## cpu
module cpu (
    input clk, 
    input reset,
    output reg [31:0] iaddr,
    input [31:0] idata,
    output reg [31:0] daddr,
    input [31:0] drdata,
    output reg [31:0] dwdata,
    output reg [3:0] dwe
);
For scale: roughly 5300 cells after synthesis, about 1100 flip-flops, about 170 I/O pins, roughly 67000 µm² of cells after synthesis.
clock: 7.28 ns
lec_check: 0
abc_area: 0
cap_margin: 20
cell_pad_in_sites_global_placement: 1
core_margin: 2
core_utilization: 50
cts_cluster_size: 37
hold_slack_margin: 0.28
max_routing_layer: met5
min_routing_layer: met1
setup_slack_margin: 1.34
slew_margin: 20
tns_end_percent: 65
run.sh (not shown) runs the stock make flow with config.mk's settings and CLKGATE_MAP_FILE=.
The starting point finished but fails on negative setup slack.
Edit:
- ABC_AREA: 0 -> default
- CELL_PAD_IN_SITES_GLOBAL_PLACEMENT: 1 -> default
- CORE_UTILIZATION: 50 -> 58
- CTS_CLUSTER_SIZE: 37 -> default
- HOLD_SLACK_MARGIN: 0.28 -> default
- MAX_ROUTING_LAYER: met5 -> default
- MIN_ROUTING_LAYER: met1 -> default
- SETUP_SLACK_MARGIN: 1.34 -> -0.55
- TNS_END_PERCENT: 65 -> default
- clock period: 7.28 -> 5.87 ns (I/O delays scaled with it)
The changed run failed in 5_1_grt; die size went down by 14%; synthesized cell count does not change; area after synthesis does not change.
Edit:
- CORE_UTILIZATION: 58 -> 51
- SETUP_SLACK_MARGIN: -0.55 -> 1.03
=>
- This time the run completed and failed the layout checks on negative setup slack
- die size grows by 14%
- synthesized cell count does not change
- synthesized area is unchanged
Edit:
- CORE_UTILIZATION: 51 -> 72
- CTS_CLUSTER_DIAMETER: default -> 188
- CTS_CLUSTER_SIZE: default -> 99
- PLACE_DENSITY: default -> 0.6
- SETUP_SLACK_MARGIN: 1.03 -> default
- clock period: 5.87 -> 6.7 ns (I/O delays scaled with it)
=>
- This time the run died in 3_5_place_dp on DPL-0033
- synthesized area does not change
- die area goes down by 29%
- synthesized cell count does not change

========
Setup of run 1:
cpu again, from the RTL that the note above started with.
clock: 5.87 ns
lec_check: 0
abc_area: 0
cap_margin: 20
cell_pad_in_sites_global_placement: 1
core_margin: 2
core_utilization: 53
cts_cluster_size: 37
hold_slack_margin: 0.28
max_routing_layer: met5
min_routing_layer: met1
setup_slack_margin: 0.69
slew_margin: 20
tns_end_percent: 65
Seen in the log of run 1: ODB-0269 during global routing, after which the run never completed.
Inputs modified between run 1 and run 2:
==> flow/config.mk <==
export PLATFORM = sky130hd
export DESIGN_NAME = cpu
export DESIGN_NICKNAME = cpu
export VERILOG_FILES = /design/flow/design.v
export SDC_FILE = /design/flow/constraint.sdc
export NUM_CORES = 4
export LEC_CHECK = 0
export CAP_MARGIN = 20
export CORE_MARGIN = 2
export CORE_UTILIZATION = 44
export PLACE_DENSITY = 0.6
export SLEW_MARGIN = 20
==> flow/constraint.sdc <==
create_clock -name core_clock -period 10.6 [get_ports {clk}]
set_input_delay 2.1200 -clock core_clock [delete_from_list [all_inputs] [get_ports {clk}]]
set_output_delay 2.1200 -clock core_clock [all_outputs]
set_load 0.01 [all_outputs]
==> results <==
Changes observed in run 2 relative to run 1: synthesized cell count about even; final weighted congestion in routability-driven placement fell about 1%. Core footprint, run 2 vs run 1: up by more than 10%. Run 2 went all the way through synthesis, placement and routing and the layout is clean on timing, DRC and antenna.
Changes in run 3 relative to run 2:
diff --git a/flow/config.mk b/flow/config.mk
--- a/flow/config.mk
+++ b/flow/config.mk
@@ -6,7 +6,11 @@
 export NUM_CORES = 4
 export LEC_CHECK = 0
-export CAP_MARGIN = 20
+export CAP_MARGIN = 10
 export CORE_MARGIN = 2
-export CORE_UTILIZATION = 44
-export PLACE_DENSITY = 0.6
+export CORE_UTILIZATION = 72
+export CTS_CLUSTER_DIAMETER = 313
+export CTS_CLUSTER_SIZE = 40
+export HOLD_SLACK_MARGIN = -0.08
+export PLACE_DENSITY = 0.64
 export SLEW_MARGIN = 20
+export TNS_END_PERCENT = 40
==> flow/constraint.sdc <==
create_clock -name core_clock -period 3.35 [get_ports {clk}]
set_input_delay 0.6700 -clock core_clock [delete_from_list [all_inputs] [get_ports {clk}]]
set_output_delay 0.6700 -clock core_clock [all_outputs]
set_load 0.01 [all_outputs]
### Flow results
Of run 2 and run 3, only run 3 fails to reach the end of the flow.
Run 3 | ERROR | detailed placement
[compare] base=run 2 new=run 3: chip area fell 39%, final weighted congestion in routability-driven placement rose about 30%, synthesized cell count about even, count of instantiated cells in the yosys netlist about even.
Floorplan utilization on run 3 is up relative to run 2.

========
cpu again, from the RTL that the note above started with.
clock: 7.28 ns
lec_check: 0
abc_area: 0
cap_margin: 20
cell_pad_in_sites_global_placement: 1
core_margin: 2
core_utilization: 47
cts_cluster_size: 37
hold_slack_margin: -0.1
max_routing_layer: met5
min_routing_layer: met1
setup_slack_margin: 1.34
slew_margin: 20
tns_end_percent: 65
The baseline ran to the end with no violations.
Change:
Settings changed: ABC_AREA 0 to default, CELL_PAD_IN_SITES_GLOBAL_PLACEMENT 1 to default, CORE_UTILIZATION 47 to 66, CTS_CLUSTER_SIZE 37 to default, HOLD_SLACK_MARGIN -0.1 to default, MAX_ROUTING_LAYER met5 to default, MIN_ROUTING_LAYER met1 to default, SETUP_SLACK_MARGIN 1.34 to 0.92, TNS_END_PERCENT 65 to default.
Clock period 7.28 ns to 3.73 ns, I/O delays scaled along.
What happened: Now the flow stopped in global routing (5_1_grt); synthesized area is unchanged; die area shrinks by 29%; synthesized cell count is unchanged.
Change:
Settings changed: CORE_UTILIZATION 66 to 56, PLACE_DENSITY from default to 0.6, SETUP_SLACK_MARGIN 0.92 to default, TNS_END_PERCENT from default to 5.
Clock period 3.73 ns to 5.87 ns, I/O delays scaled along.
Outcome: The new run ended with an error in global routing (5_1_grt); die size went up by 18%; area after synthesis stays the same; synthesized cell count is unchanged.
Change:
Settings changed: CORE_UTILIZATION 56 to 40, MAX_ROUTING_LAYER from default to met4, MIN_ROUTING_LAYER from default to met2, SETUP_SLACK_MARGIN from default to 2.77, TNS_END_PERCENT 5 to default.
Clock period 5.87 ns to 11.0 ns, I/O delays scaled along.
The new run died in global routing (5_1_grt) with GRT-0116.
Synthesized area stays the same.
Die size is higher by well over a third.
Synthesized cell count is unchanged.

========
Starting RTL as in the previous note.
clock: 7.28 ns
lec_check: 0
abc_area: 0
cap_margin: 20
cell_pad_in_sites_detail_placement: 2
cell_pad_in_sites_global_placement: 1
core_margin: 2
core_utilization: 70
cts_cluster_size: 37
max_routing_layer: met4
min_routing_layer: met2
place_density: 0.91
setup_slack_margin: 1.34
slew_margin: 20
tns_end_percent: 75
The first run ended with an error in detailed placement.
Rerun with:
- ABC_AREA: 0 -> not set
- CELL_PAD_IN_SITES_DETAIL_PLACEMENT: 2 -> not set
- CELL_PAD_IN_SITES_GLOBAL_PLACEMENT: 1 -> not set
- CORE_UTILIZATION: 70 -> 40
- CTS_CLUSTER_SIZE: 37 -> not set
- MAX_ROUTING_LAYER: met4 -> not set
- MIN_ROUTING_LAYER: met2 -> not set
- PLACE_DENSITY: 0.91 -> 0.6
- SETUP_SLACK_MARGIN: 1.34 -> not set
- TNS_END_PERCENT: 75 -> not set
- clock period: 7.28 -> 10.6 ns (I/O delays scaled with it)
Now the flow finished clean. Area after synthesis does not change. Die area goes up by 74%. Synthesized cell count does not change.
Rerun with:
- CELL_PAD_IN_SITES_GLOBAL_PLACEMENT: not set -> 2
- CORE_MARGIN: 2 -> 6
- PLACE_DENSITY: 0.6 -> not set
- SLEW_MARGIN: 20 -> 15
- TNS_END_PERCENT: not set -> 80
- clock period: 10.6 -> 11.0 ns (I/O delays scaled with it)
The new run finished clean.
Utilization goes up by 0.22 points.
First-iteration DRC count goes down by about a fifth.
Sequential power goes down by a few percent.
Rerun with:
- CELL_PAD_IN_SITES_GLOBAL_PLACEMENT: 2 -> not set
- CORE_MARGIN: 6 -> 2
- CORE_UTILIZATION: 40 -> 45
- SETUP_SLACK_MARGIN: not set -> 1.53
- SLEW_MARGIN: 15 -> 20
- TNS_END_PERCENT: 80 -> not set
- clock period: 11.0 -> 5.87 ns (I/O delays scaled with it)
What happened: Now the flow produced a layout that fails on setup timing; non-clock buffer count increases by 1329; total power increases by 110%; register-to-register slack degrades by 3.6 ns; clock skew increases by 0.011 ns; synthesized cell count stays the same; design area rises by 20%; global-route usage climbs by 6.6 points; area after synthesis stays the same; setup slack is worse by 1.4 ns.

========
cpu again, from the RTL that the note above started with.
==> flow/config.mk <==
export PLATFORM = sky130hd
export DESIGN_NAME = cpu
export DESIGN_NICKNAME = cpu
export VERILOG_FILES = /design/flow/design.v
export SDC_FILE = /design/flow/constraint.sdc
export NUM_CORES = 4
export LEC_CHECK = 0
export CAP_MARGIN = 10
export CORE_MARGIN = 2
export CORE_UTILIZATION = 72
export CTS_CLUSTER_DIAMETER = 313
export CTS_CLUSTER_SIZE = 40
export HOLD_SLACK_MARGIN = 0.26
export PLACE_DENSITY = 0.64
export SETUP_SLACK_MARGIN = 0.47
export SLEW_MARGIN = 20
==> flow/constraint.sdc <==
create_clock -name core_clock -period 3.35 [get_ports {clk}]
set_input_delay 0.6700 -clock core_clock [delete_from_list [all_inputs] [get_ports {clk}]]
set_output_delay 0.6700 -clock core_clock [all_outputs]
set_load 0.01 [all_outputs]
The first run did not get past 3_5_place_dp on DPL-0033.
==> next run, changes <==
Settings changed: CAP_MARGIN 10 to 20, CORE_UTILIZATION 72 to 50, CTS_CLUSTER_DIAMETER 313 to default, CTS_CLUSTER_SIZE 40 to default, HOLD_SLACK_MARGIN 0.26 to default, PLACE_DENSITY 0.64 to 0.6, SETUP_SLACK_MARGIN 0.47 to default.
Clock period 3.35 ns to 5.87 ns, I/O delays scaled along.
Result:
- The changed run finished but fails on negative setup slack
- synthesized area stays the same
- die area rose by 43%
- synthesized cell count stays the same
==> next run, changes <==
Settings changed: CORE_UTILIZATION 50 to 57, MAX_ROUTING_LAYER from default to met4, PLACE_DENSITY 0.6 to default, SETUP_SLACK_MARGIN from default to 1.03, TNS_END_PERCENT from default to 5.
After rerunning: This time the run failed in 5_1_grt, error GRT-0116. Synthesized cell count is unchanged. Area after synthesis is unchanged. Die area falls by 12%.
==> next run, changes <==
Settings changed: CORE_UTILIZATION 57 to 50, MAX_ROUTING_LAYER met4 to default, PLACE_DENSITY from default to 0.6, SETUP_SLACK_MARGIN 1.03 to 0.89, TNS_END_PERCENT 5 to default.
What happened: The changed run completed and failed the layout checks on negative setup slack. Die size came out higher by 14%. Synthesized area does not change. Synthesized cell count is unchanged.

========
rev 12:
cpu again, from the RTL that the note above started with.
export LEC_CHECK = 0
export CAP_MARGIN = 0
export CORE_MARGIN = 8
export CORE_UTILIZATION = 40
export CTS_CLUSTER_SIZE = 34
export GPL_ROUTABILITY_DRIVEN = 0
export MAX_ROUTING_LAYER = met4
export MIN_ROUTING_LAYER = met2
export PLACE_DENSITY = 0.6
export SETUP_SLACK_MARGIN = 2.77
export SLEW_MARGIN = 35
export TNS_END_PERCENT = 70
create_clock -name core_clock -period 11.0 [get_ports {clk}]
In the summary table, rev 12 is marked failed, with error GRT-0116 raised in global routing.
diff inputs: rev 12 => rev 13
- setting CORE_ASPECT_RATIO to 1.37 for the first time
- setting CELL_PAD_IN_SITES_GLOBAL_PLACEMENT to 1 for the first time
- setting HOLD_SLACK_MARGIN to 0.12 for the first time
- setting GPL_TIMING_DRIVEN to 0 for the first time
- setting ABC_AREA to 1 for the first time
- setting CELL_PAD_IN_SITES_DETAIL_PLACEMENT to 2 for the first time
- changing SLEW_MARGIN from 35 to 15
Findings:
The flow ended early for rev 13: it failed with a tool error in global routing.
Diff rev 12 and rev 13: number of placement rows higher in rev 13
Going from rev 12 to rev 13, simple-gate area share of the yosys netlist grows by 17 points.
Going from rev 12 to rev 13, core utilization at floorplan barely changed; count of buffers inserted at the top-level ports went down.
Between rev 12 and rev 13, the flow reports cell resize tally after clock tree synthesis increasing by more than 100%.
Diff rev 12 and rev 13: chip area estimate from yosys synthesis lower in rev 12
Compared with rev 12, rev 13 shows vertical die dimension higher by about 22%.
Rev 13 vs. rev 12: synthesized area went up by about 10%.
Compared with rev 12, rev 13 shows die span in x lower by about 10%.
Power and IR drop assume default switching activity.
